==> v34: inputs <==
## ame_sobel_filter
module ame_sobel_filter #(
    parameter LINE_DATA_BITS = 7,
    parameter COMP_DATA_BITS = 8
) (
    input logic clk_i,
    input logic rst_n_i,
    input  logic comp_init_i,
    output logic comp_done_o,
    input logic [5:0] [LINE_DATA_BITS-1:0] line_data_i,
    output logic [3:0] [3:0] [COMP_DATA_BITS-1:0] comp_data_o
);
export LEC_CHECK = 0
export ABC_AREA = 1
export CAP_MARGIN = 20
export CORE_MARGIN = 2
export CORE_UTILIZATION = 72
export CTS_CLUSTER_DIAMETER = 374
export CTS_CLUSTER_SIZE = 95
export PLACE_DENSITY = 0.89
export SETUP_SLACK_MARGIN = 0.14
export SLEW_MARGIN = 20
export TNS_END_PERCENT = 5
create_clock -name core_clock -period 1.53 [get_ports {clk_i}]
run.sh (not shown) runs the stock make flow with config.mk's settings and CLKGATE_MAP_FILE=.
==> v27: changes against v34 <==
ABC_AREA = not set   (was 1)
CORE_UTILIZATION = 70   (was 72)
CTS_CLUSTER_DIAMETER = not set   (was 374)
CTS_CLUSTER_SIZE = 37   (was 95)
PLACE_DENSITY = not set   (was 0.89)
SETUP_SLACK_MARGIN = not set   (was 0.14)
TNS_END_PERCENT = not set   (was 5)
==> flow/constraint.sdc (replaced) <==
create_clock -name core_clock -period 3.07 [get_ports {clk_i}]
set_input_delay 0.6140 -clock core_clock [delete_from_list [all_inputs] [get_ports {clk_i}]]
set_output_delay 0.6140 -clock core_clock [all_outputs]
set_load 0.01 [all_outputs]
==> v16: changes against v34 <==
CORE_ASPECT_RATIO = 0.5   (was not set)
CORE_UTILIZATION = 59   (was 72)
CTS_CLUSTER_DIAMETER = 216   (was 374)
CTS_CLUSTER_SIZE = 98   (was 95)
PLACE_DENSITY = 0.91   (was 0.89)
SETUP_SLACK_MARGIN = not set   (was 0.14)
==> flow/constraint.sdc (replaced) <==
create_clock -name core_clock -period 5.0 [get_ports {clk_i}]
set_input_delay 1.0000 -clock core_clock [delete_from_list [all_inputs] [get_ports {clk_i}]]
set_output_delay 1.0000 -clock core_clock [all_outputs]
set_load 0.01 [all_outputs]
==> qor summary <==
	v34	v27	v16
# clock sinks	-	136	136
Per-instance average area after synthesis	7.30 um2	9.66 um2	7.30 um2
Number of gates resized after cts	-	246	0
Cell chosen for the clock root	-	sky130_fd_sc_hd__clkbuf_16	sky130_fd_sc_hd__clkbuf_16
Horizontal die dimension	151 um	146 um	234 um
Synth Net Count	2474	1811	2474
Library cell with the highest instance count after synthesis	sky130_fd_sc_hd__nand2_1	sky130_fd_sc_hd__inv_1	sky130_fd_sc_hd__nand2_1
Post-placement cell count	2805	2062	2613
Area leader share	21.7%	23.8%	21.7%
Vertical extent of the die	151 um	146 um	119 um
Status	stopped before the end	stopped before the end	no timing/DRC/antenna violations
Stage where the flow stopped	clock tree synthesis	global routing	-
Syn Std Cell Area	15600 um2	14200 um2	15600 um2
Cell variety after synth	27	45	27
Number of cells produced by synthesis	2135	1472	2135
Total clock buffers created by CTS	-	17	17

========
==> inputs of build 22 <==
==> flow/design.v <==
`timescale 1 ns / 1 ps
module ame_sobel_filter #(
    parameter LINE_DATA_BITS = 7,
    parameter COMP_DATA_BITS = 8
) (
    input logic clk_i,
    input logic rst_n_i,
    input  logic comp_init_i,
    output logic comp_done_o,
    input logic [5:0] [LINE_DATA_BITS-1:0] line_data_i,
    output logic [3:0] [3:0] [COMP_DATA_BITS-1:0] comp_data_o
);
typedef enum logic [2:0] {
    IDLE   = 3'b000,
    COMP_1 = 3'b001,
    COMP_2 = 3'b010,
    COMP_3 = 3'b011,
    COMP_4 = 3'b100,
    COMP_5 = 3'b101,
    COMP_6 = 3'b110
} state_t;
state_t ctl_sta;
logic [5:0] [1:0] [COMP_DATA_BITS-1:0] line_data;
logic [3:0] [3:0] [COMP_DATA_BITS-1:0] comp_data;
typedef enum logic {
    DATA_1 = 1'b0,
    DATA_2 = 1'b1
} comp_data_t;
generate
    for (genvar i = 0; i < 6; i++) begin: comp_block
        assign line_data[i][DATA_1] = line_data_i[i];
        assign line_data[i][DATA_2] = line_data_i[i] << 1;
    end
endgenerate
logic comp_done;
assign comp_done_o = comp_done;
assign comp_data_o = comp_data;
always_ff @(posedge clk_i or negedge rst_n_i)
begin
    if (!rst_n_i) begin
        ctl_sta <= IDLE;
        comp_done <= 'b0;
        comp_data <= 'b0;
    end else begin
        case (ctl_sta)
            IDLE:
                ctl_sta <= comp_init_i ? COMP_1 : ctl_sta;
            COMP_1:
                ctl_sta <= COMP_2;
            COMP_2:
                ctl_sta <= COMP_3;
            COMP_3:
                ctl_sta <= COMP_4;
            COMP_4:
                ctl_sta <= COMP_5;
            COMP_5:
                ctl_sta <= COMP_6;
            COMP_6:
                ctl_sta <= comp_init_i ? COMP_1 : IDLE;
            default:
                ctl_sta <= IDLE;
        endcase
        comp_done <= (ctl_sta == COMP_6);
        case (ctl_sta)
            IDLE:
                comp_data <= 'b0;
            COMP_1: begin
                comp_data[0][0] <= - line_data[0][DATA_1] - line_data[1][DATA_2] - line_data[2][DATA_1];
                comp_data[1][0] <= - line_data[1][DATA_1] - line_data[2][DATA_2] - line_data[3][DATA_1];
                comp_data[2][0] <= - line_data[2][DATA_1] - line_data[3][DATA_2] - line_data[4][DATA_1];
                comp_data[3][0] <= - line_data[3][DATA_1] - line_data[4][DATA_2] - line_data[5][DATA_1];
            end
            COMP_2: begin
                comp_data[0][1] <= - line_data[0][DATA_1] - line_data[1][DATA_2] - line_data[2][DATA_1];
                comp_data[1][1] <= - line_data[1][DATA_1] - line_data[2][DATA_2] - line_data[3][DATA_1];
                comp_data[2][1] <= - line_data[2][DATA_1] - line_data[3][DATA_2] - line_data[4][DATA_1];
                comp_data[3][1] <= - line_data[3][DATA_1] - line_data[4][DATA_2] - line_data[5][DATA_1];
            end
            COMP_3: begin
                comp_data[0][0] <= comp_data[0][0] + line_data[0][DATA_1] + line_data[1][DATA_2] + line_data[2][DATA_1];
                comp_data[1][0] <= comp_data[1][0] + line_data[1][DATA_1] + line_data[2][DATA_2] + line_data[3][DATA_1];
                comp_data[2][0] <= comp_data[2][0] + line_data[2][DATA_1] + line_data[3][DATA_2] + line_data[4][DATA_1];
                comp_data[3][0] <= comp_data[3][0] + line_data[3][DATA_1] + line_data[4][DATA_2] + line_data[5][DATA_1];
                comp_data[0][2] <= - line_data[0][DATA_1] - line_data[1][DATA_2] - line_data[2][DATA_1];
                comp_data[1][2] <= - line_data[1][DATA_1] - line_data[2][DATA_2] - line_data[3][DATA_1];
                comp_data[2][2] <= - line_data[2][DATA_1] - line_data[3][DATA_2] - line_data[4][DATA_1];
                comp_data[3][2] <= - line_data[3][DATA_1] - line_data[4][DATA_2] - line_data[5][DATA_1];
            end
            COMP_4: begin
                comp_data[0][1] <= comp_data[0][1] + line_data[0][DATA_1] + line_data[1][DATA_2] + line_data[2][DATA_1];
                comp_data[1][1] <= comp_data[1][1] + line_data[1][DATA_1] + line_data[2][DATA_2] + line_data[3][DATA_1];
                comp_data[2][1] <= comp_data[2][1] + line_data[2][DATA_1] + line_data[3][DATA_2] + line_data[4][DATA_1];
                comp_data[3][1] <= comp_data[3][1] + line_data[3][DATA_1] + line_data[4][DATA_2] + line_data[5][DATA_1];
                comp_data[0][3] <= - line_data[0][DATA_1] - line_data[1][DATA_2] - line_data[2][DATA_1];
                comp_data[1][3] <= - line_data[1][DATA_1] - line_data[2][DATA_2] - line_data[3][DATA_1];
                comp_data[2][3] <= - line_data[2][DATA_1] - line_data[3][DATA_2] - line_data[4][DATA_1];
                comp_data[3][3] <= - line_data[3][DATA_1] - line_data[4][DATA_2] - line_data[5][DATA_1];
            end
            COMP_5: begin
                comp_data[0][2] <= comp_data[0][2] + line_data[0][DATA_1] + line_data[1][DATA_2] + line_data[2][DATA_1];
                comp_data[1][2] <= comp_data[1][2] + line_data[1][DATA_1] + line_data[2][DATA_2] + line_data[3][DATA_1];
                comp_data[2][2] <= comp_data[2][2] + line_data[2][DATA_1] + line_data[3][DATA_2] + line_data[4][DATA_1];
                comp_data[3][2] <= comp_data[3][2] + line_data[3][DATA_1] + line_data[4][DATA_2] + line_data[5][DATA_1];
            end
            COMP_6: begin
                comp_data[0][3] <= comp_data[0][3] + line_data[0][DATA_1] + line_data[1][DATA_2] + line_data[2][DATA_1];
                comp_data[1][3] <= comp_data[1][3] + line_data[1][DATA_1] + line_data[2][DATA_2] + line_data[3][DATA_1];
                comp_data[2][3] <= comp_data[2][3] + line_data[2][DATA_1] + line_data[3][DATA_2] + line_data[4][DATA_1];
                comp_data[3][3] <= comp_data[3][3] + line_data[3][DATA_1] + line_data[4][DATA_2] + line_data[5][DATA_1];
            end
            default:
                comp_data <= 'b0;
        endcase
    end
end
endmodule
==> flow/run.sh <==
#!/bin/bash
# the make line also repeats each setting of config.mk as NAME=value (left out here)
make -C /OpenROAD-flow-scripts/flow DESIGN_CONFIG=/design/flow/config.mk WORK_HOME=/design/flow/orfs CLKGATE_MAP_FILE= finish
==> flow/config.mk <==
export PLATFORM = sky130hd
export DESIGN_NAME = ame_sobel_filter
export DESIGN_NICKNAME = ame_sobel_filter
export VERILOG_FILES = /design/flow/design.v
export SDC_FILE = /design/flow/constraint.sdc
export NUM_CORES = 4
export LEC_CHECK = 0
export CAP_MARGIN = 0
export CORE_ASPECT_RATIO = 1.4
export CORE_MARGIN = 2
export CORE_UTILIZATION = 40
export CTS_CLUSTER_DIAMETER = 342
export CTS_CLUSTER_SIZE = 99
export HOLD_SLACK_MARGIN = -0.07
export SLEW_MARGIN = 20
==> flow/constraint.sdc <==
create_clock -name core_clock -period 5.0 [get_ports {clk_i}]
set_input_delay 1.0000 -clock core_clock [delete_from_list [all_inputs] [get_ports {clk_i}]]
set_output_delay 1.0000 -clock core_clock [all_outputs]
set_load 0.01 [all_outputs]
==> inputs of trial 52, as changes to build 22 <==
Settings changed: CAP_MARGIN 0 to 20, CORE_ASPECT_RATIO 1.4 to unset, CORE_UTILIZATION 40 to 72, CTS_CLUSTER_DIAMETER 342 to 49, CTS_CLUSTER_SIZE 99 to 31, HOLD_SLACK_MARGIN -0.07 to unset, PLACE_DENSITY set to 0.95.
==> flow/constraint.sdc (replaced) <==
create_clock -name core_clock -period 3.67 [get_ports {clk_i}]
set_input_delay 0.7340 -clock core_clock [delete_from_list [all_inputs] [get_ports {clk_i}]]
set_output_delay 0.7340 -clock core_clock [all_outputs]
set_load 0.01 [all_outputs]
==> inputs of build 74, as changes to build 22 <==
Settings changed: CAP_MARGIN 0 to 5, CORE_ASPECT_RATIO 1.4 to unset, CORE_UTILIZATION 40 to 72, CTS_CLUSTER_DIAMETER 342 to unset, CTS_CLUSTER_SIZE 99 to unset, HOLD_SLACK_MARGIN -0.07 to unset, SLEW_MARGIN 20 to 40.
==> flow/constraint.sdc (replaced) <==
create_clock -name core_clock -period 1.91 [get_ports {clk_i}]
set_input_delay 0.3820 -clock core_clock [delete_from_list [all_inputs] [get_ports {clk_i}]]
set_output_delay 0.3820 -clock core_clock [all_outputs]
set_load 0.01 [all_outputs]
==> results.toml <==
# implementation run metrics
[outcome]
error_line = "[ERROR GRT-0116] Global routing finished with congestion. Check the congestion regions in the DRC Viewer."
outcome = "stopped before the end"
lastStage = "global routing"

[cts]
cts_resized = 126
holdBufCountCts = 0
root_buffer = "clkbuf_16"
cts_buffer_depth = 2

[grt]
grt_overflow_total = 324
use_met3_pct = 82.2
grt_busiest_layer = "met2"
grt.total_usage_pct = 90.2
grt_use_met1_pct = 87.3

[placed_design]
hpwlAfterDp_um = 41100
dp_cells = 2072
(the above is from trial 52)
==> results.toml <==
# implementation run metrics
[outcome]
outcome = "stopped before the end"
error_line = "[ERROR DPL-0038] Utilization greater than 100%, impossible to legalize"
lastStage = "detailed placement"

[synthesis]
ys_seq_share_pct = 24.0
synth_area_um2 = 14200
ys_ff = 136

[placed_design]
io_buffers = 173

[floorplan]
floorplan.core_util_pct = 73.3
num_rows = 51
(the above is from build 74)
==> results.toml <==
# synthesis and place-and-route metrics
[placed_design]
dp_cells = 2063
hpwlAfterDp_um = 34200

[cts]
root_buffer = "clkbuf_16"
holdBufCountCts = 0
cts_resized = 0

[grt]
grt_overflow_total = 0
grt.total_usage_pct = 25.5
use_met3_pct = 3.32
grt_busiest_layer = "met2"
grt_start_max_net_pins = 69

[critical_path]
critPathSlowestCell = "clkdlybuf4s50_1"
cp_common_cell = "fa_1"

[outcome]
outcome = "no timing/DRC/antenna violations"

[worst_hold_path]
hp-class = "reg -> reg"
(the above is from build 22)

========
==> run B: inputs <==
RTL: the design.v shown in full above, as it stands there.
make LEC_CHECK=0 CAP_MARGIN=5 CELL_PAD_IN_SITES_DETAIL_PLACEMENT=0 CORE_MARGIN=2 CORE_UTILIZATION=66 CTS_CLUSTER_DIAMETER=44 CTS_CLUSTER_SIZE=40 SETUP_SLACK_MARGIN=0.93 SLEW_MARGIN=5 TNS_END_PERCENT=5 finish   # period 4.1 ns
==> run A: changes against run B <==
CAP_MARGIN = 20   (was 5)
CELL_PAD_IN_SITES_DETAIL_PLACEMENT = default   (was 0)
CORE_UTILIZATION = 72   (was 66)
CTS_CLUSTER_DIAMETER = 374   (was 44)
CTS_CLUSTER_SIZE = 95   (was 40)
PLACE_DENSITY = 0.35   (was default)
SETUP_SLACK_MARGIN = 0.14   (was 0.93)
SLEW_MARGIN = 20   (was 5)
==> flow/constraint.sdc (replaced) <==
create_clock -name core_clock -period 1.53 [get_ports {clk_i}]
set_input_delay 0.3060 -clock core_clock [delete_from_list [all_inputs] [get_ports {clk_i}]]
set_output_delay 0.3060 -clock core_clock [all_outputs]
set_load 0.01 [all_outputs]
==> run Y: changes against run B <==
CAP_MARGIN = 20   (was 5)
CELL_PAD_IN_SITES_DETAIL_PLACEMENT = default   (was 0)
CORE_UTILIZATION = 40   (was 66)
CTS_CLUSTER_DIAMETER = default   (was 44)
CTS_CLUSTER_SIZE = default   (was 40)
SETUP_SLACK_MARGIN = default   (was 0.93)
SLEW_MARGIN = 20   (was 5)
TNS_END_PERCENT = default   (was 5)
==> flow/constraint.sdc (replaced) <==
create_clock -name core_clock -period 5.0 [get_ports {clk_i}]
set_input_delay 1.0000 -clock core_clock [delete_from_list [all_inputs] [get_ports {clk_i}]]
set_output_delay 1.0000 -clock core_clock [all_outputs]
set_load 0.01 [all_outputs]
==> out/metrics.cfg <==
[status]
status=no timing/DRC/antenna violations

[timing]
slew_headroom_pct=13.7

[run]
tool_warnings=35

[floorplanning]
die_w_um=151

[clock_tree]
hold_buffers=0
clk_latency_ps=450

[pwr]
seq_power_mw=2.53

[place]
placed_area_um2=17100

-- figures above: run B

==> out/metrics.cfg <==
[status]
status=stopped before the end
lastStage=clock tree synthesis (4_1_cts)
error_line=[ERROR DPL-0038] Utilization greater than 100%, impossible to legalize

[floorplanning]
die_w_um=144

[place]
placed_area_um2=18900
placed_cells=2200

[synthesis]
seq_area_frac_synth_pct=24.0
yosys-top-cells-area=dfrtp_1 24%, fa_1 22%, ha_1 12%
top_cell_area_share_pct=23.8

-- figures above: run A

==> out/metrics.cfg <==
[status]
status=no timing/DRC/antenna violations

[run]
tool_warnings=30

[place]
placed_area_um2=16400

[floorplanning]
die_y_um=192

[clock_tree]
hold_buffers=0
clk_latency_ps=440
post_cts_resized=0

[timing]
slew_headroom_pct=35.8

[pwr]
seq_power_mw=2.04

[synthesis]
topCombFamilyByArea=adder cells

-- figures above: run Y


========
==> job 4158: inputs <==
Starts from the design.v that is shown in full above.
export LEC_CHECK = 0
export CAP_MARGIN = 20
export CORE_MARGIN = 2
export CORE_UTILIZATION = 66
export CTS_CLUSTER_SIZE = 41
export SLEW_MARGIN = 20
create_clock -name core_clock -period 3.1 [get_ports {clk_i}]
==> job 6482 (differences from job 4158) <==
--- a/flow/config.mk
+++ b/flow/config.mk
@@ -7,6 +7,10 @@
 export LEC_CHECK = 0
 export CAP_MARGIN = 20
+export CORE_ASPECT_RATIO = 1.88
 export CORE_MARGIN = 2
-export CORE_UTILIZATION = 66
-export CTS_CLUSTER_SIZE = 41
+export CORE_UTILIZATION = 37
+export CTS_CLUSTER_DIAMETER = 356
+export GPL_ROUTABILITY_DRIVEN = 0
+export GPL_TIMING_DRIVEN = 0
+export SETUP_SLACK_MARGIN = 1.64
 export SLEW_MARGIN = 20
==> flow/constraint.sdc (replaced) <==
create_clock -name core_clock -period 7.68 [get_ports {clk_i}]
set_input_delay 1.5360 -clock core_clock [delete_from_list [all_inputs] [get_ports {clk_i}]]
set_output_delay 1.5360 -clock core_clock [all_outputs]
set_load 0.01 [all_outputs]
==> job 8646 (differences from job 4158) <==
--- a/flow/config.mk
+++ b/flow/config.mk
@@ -8,5 +8,4 @@
 export CAP_MARGIN = 20
 export CORE_MARGIN = 2
-export CORE_UTILIZATION = 66
-export CTS_CLUSTER_SIZE = 41
+export CORE_UTILIZATION = 40
 export SLEW_MARGIN = 20
==> flow/constraint.sdc (replaced) <==
create_clock -name core_clock -period 4.3 [get_ports {clk_i}]
set_input_delay 0.8600 -clock core_clock [delete_from_list [all_inputs] [get_ports {clk_i}]]
set_output_delay 0.8600 -clock core_clock [all_outputs]
set_load 0.01 [all_outputs]
==> job 5024 (differences from job 4158) <==
--- a/flow/config.mk
+++ b/flow/config.mk
@@ -8,5 +8,5 @@
 export CAP_MARGIN = 20
 export CORE_MARGIN = 2
-export CORE_UTILIZATION = 66
-export CTS_CLUSTER_SIZE = 41
+export CORE_UTILIZATION = 72
+export PLACE_DENSITY = 0.95
 export SLEW_MARGIN = 20
==> flow/constraint.sdc (replaced) <==
create_clock -name core_clock -period 3.11 [get_ports {clk_i}]
set_input_delay 0.6220 -clock core_clock [delete_from_list [all_inputs] [get_ports {clk_i}]]
set_output_delay 0.6220 -clock core_clock [all_outputs]
set_load 0.01 [all_outputs]
==> CHANGELOG.md <==
### Implementation results

* Status: aborted with a tool error
* Fail Step: 4_1_cts
* Log Error: [ERROR DPL-0038] Utilization greater than 100%, impossible to legalize
* AO/OA Area Share at 0.2093
* Cells after Synth at 1472
* DP Wirelength at 41370 microns
* Die Y-Extent at 144.5 microns
* Floorplan core density at 0.7326
* Placement Setup Slack at -1.133 ns
* # rows at 51
* Placement-stage cell area at 0.01770 sq mm
* Die width at 144.5 microns
* Die area at 0.02088 sq mm
* Gpl congestion at 1.018
-- figures above: job 5024

==> CHANGELOG.md <==
### Implementation results

* Placement Setup Slack at -0.1869 ns
* Die area at 0.03705 sq mm
* Die width at 192.5 microns
* Floorplan core density at 0.4025
* Status: finished clean
* # rows at 69
* Ys flop type: dfrtp_1
* Placement-stage cell area at 0.01705 sq mm
* DP Wirelength at 34180 microns
-- figures above: job 8646

==> CHANGELOG.md <==
### Implementation results

* Die Y-Extent at 150.7 microns
* Die width at 150.7 microns
* Cells after Synth at 1472
* Status: aborted with a tool error
* DP Wirelength at 35270 microns
* Fail Step: 5_1_grt
* Placement-stage cell area at 0.01792 sq mm
* Placement Setup Slack at -1.006 ns
* Log Error: [ERROR GRT-0232] Routing congestion too high. Check the congestion heatmap in the GUI.
* AO/OA Area Share at 0.2093
* Die area at 0.02272 sq mm
* Gpl congestion at 0.9286
* # rows at 53
-- figures above: job 4158

==> CHANGELOG.md <==
### Implementation results

* Die width at 146.9 microns
* Required time of the worst setup path at 7.97 ns
* Synth logic family: adder cells
* Sequential share of cell area at 0.1974
* Pin slew with the least headroom to its limit at 1.195 ns
* Status: finished clean
* Placement-stage cell area at 0.01662 sq mm
* # Taps at 500
* # rows at 98
* AO/OA Area Share at 0.2093
* DP Wirelength at 44930 microns
* Die area at 0.04007 sq mm
* Cells after Synth at 1472
* Clock Root Buffer: clkbuf_16
* FF-to-FF setup slack at 4.42 ns
-- figures above: job 6482

